Setup of north:
## cfs_aligner
  module cfs_aligner#(
    parameter ALGN_DATA_WIDTH = 32,
    parameter FIFO_DEPTH      = 8,
    localparam int unsigned APB_ADDR_WIDTH    = 16,
    localparam int unsigned APB_DATA_WIDTH    = 32,
    localparam int unsigned ALGN_OFFSET_WIDTH = ALGN_DATA_WIDTH <= 8 ? 1 : $clog2(ALGN_DATA_WIDTH/8),
    localparam int unsigned ALGN_SIZE_WIDTH   = $clog2(ALGN_DATA_WIDTH/8)+1
  ) (
    input wire clk,
    input wire reset_n,
    input wire[APB_ADDR_WIDTH-1:0]    paddr,
    input wire                        pwrite,
    input wire                        psel,
    input wire                        penable,
    input wire[APB_DATA_WIDTH-1:0]    pwdata,
    output wire                       pready,
    output reg[APB_DATA_WIDTH-1:0]    prdata,
    output reg                        pslverr,
    input                             md_rx_valid,
    input[ALGN_DATA_WIDTH-1:0]        md_rx_data,
    input[ALGN_OFFSET_WIDTH-1:0]      md_rx_offset,
    input[ALGN_SIZE_WIDTH-1:0]        md_rx_size,
    output reg                        md_rx_ready,
    output reg                        md_rx_err,
    output reg                        md_tx_valid,
    output reg[ALGN_DATA_WIDTH-1:0]   md_tx_data,
    output reg[ALGN_OFFSET_WIDTH-1:0] md_tx_offset,
    output reg[ALGN_SIZE_WIDTH-1:0]   md_tx_size,
    input                             md_tx_ready,
    input                             md_tx_err,
    output reg                        irq
  );
Size in the first run: ~3500 cells after synthesis, about 750 flip-flops, ~170 I/O pins, about 36000 um2 of cells after synthesis.
export LEC_CHECK = 0
export ABC_AREA = 1
export CAP_MARGIN = 20
export CELL_PAD_IN_SITES_DETAIL_PLACEMENT = 1
export CELL_PAD_IN_SITES_GLOBAL_PLACEMENT = 2
export CORE_ASPECT_RATIO = 1.28
export CORE_MARGIN = 6
export CORE_UTILIZATION = 40
export GPL_ROUTABILITY_DRIVEN = 1
export MAX_ROUTING_LAYER = met4
export MIN_ROUTING_LAYER = met2
export PLACE_DENSITY = 0.4
export SETUP_SLACK_MARGIN = 2.5
export SLEW_MARGIN = 15
export TNS_END_PERCENT = 45
create_clock -name core_clock -period 11.9 [get_ports {clk}]
run.sh (not shown) runs the stock make flow with config.mk's settings and CLKGATE_MAP_FILE=.
## Diff of input files: south against north
- SETUP_SLACK_MARGIN removed (was 2.5)
- CORE_UTILIZATION changed from 40 to 66
- MAX_ROUTING_LAYER removed (was met4)
- SLEW_MARGIN changed from 15 to 5
- GPL_ROUTABILITY_DRIVEN removed (was 1)
- PLACE_DENSITY removed (was 0.4)
- CELL_PAD_IN_SITES_GLOBAL_PLACEMENT removed (was 2)
- CORE_ASPECT_RATIO removed (was 1.28)
- CORE_MARGIN changed from 6 to 2
- MIN_ROUTING_LAYER removed (was met2)
- TNS_END_PERCENT removed (was 45)
- CELL_PAD_IN_SITES_DETAIL_PLACEMENT removed (was 1)
- the clock period (ns, I/O delays scaled along) changed from 11.9 to 5.68
### Flow results
Compared south vs north, and routed wire length is down in south.
In the metrics for north and south, the one carrying the lower post-CTS setup buffer count is south.
Floorplan row count for south: about 30% down relative to north
Comparing north and south, worst hold slack is lower on south.
Data required time of the critical path, north and south: higher on north
Compared with north, south has less setup slack.
| clock skew | south vs north | 0.018 ns lower |
For final area, south and north come out practically identical.
On met1 layer wirelength in the final routing, the lower figure sits with north, not south.
> inputs changed (south -> east)
- SLEW_MARGIN: 5 -> 20
- ABC_AREA: 1 -> unset
- the clock period (ns, I/O delays scaled along): 5.68 -> 4.98
--- outcome ---
east leaves less setup margin than south.
Cell count in the Yosys report came out lower on east than on south.
Row fraction of met3 tracks used by global routing: east higher / south lower
Compared with south, east shows a lower chip area estimate from yosys synthesis.
Against south, east comes in about 70% higher on non-clock buffer count.
Finished, but not clean: east, with setup timing.
Run comparison: east class of the most critical setup path primary input to output pin; south class of the most critical setup path register to register
Worst path arrival time, east and south, lower one = east.
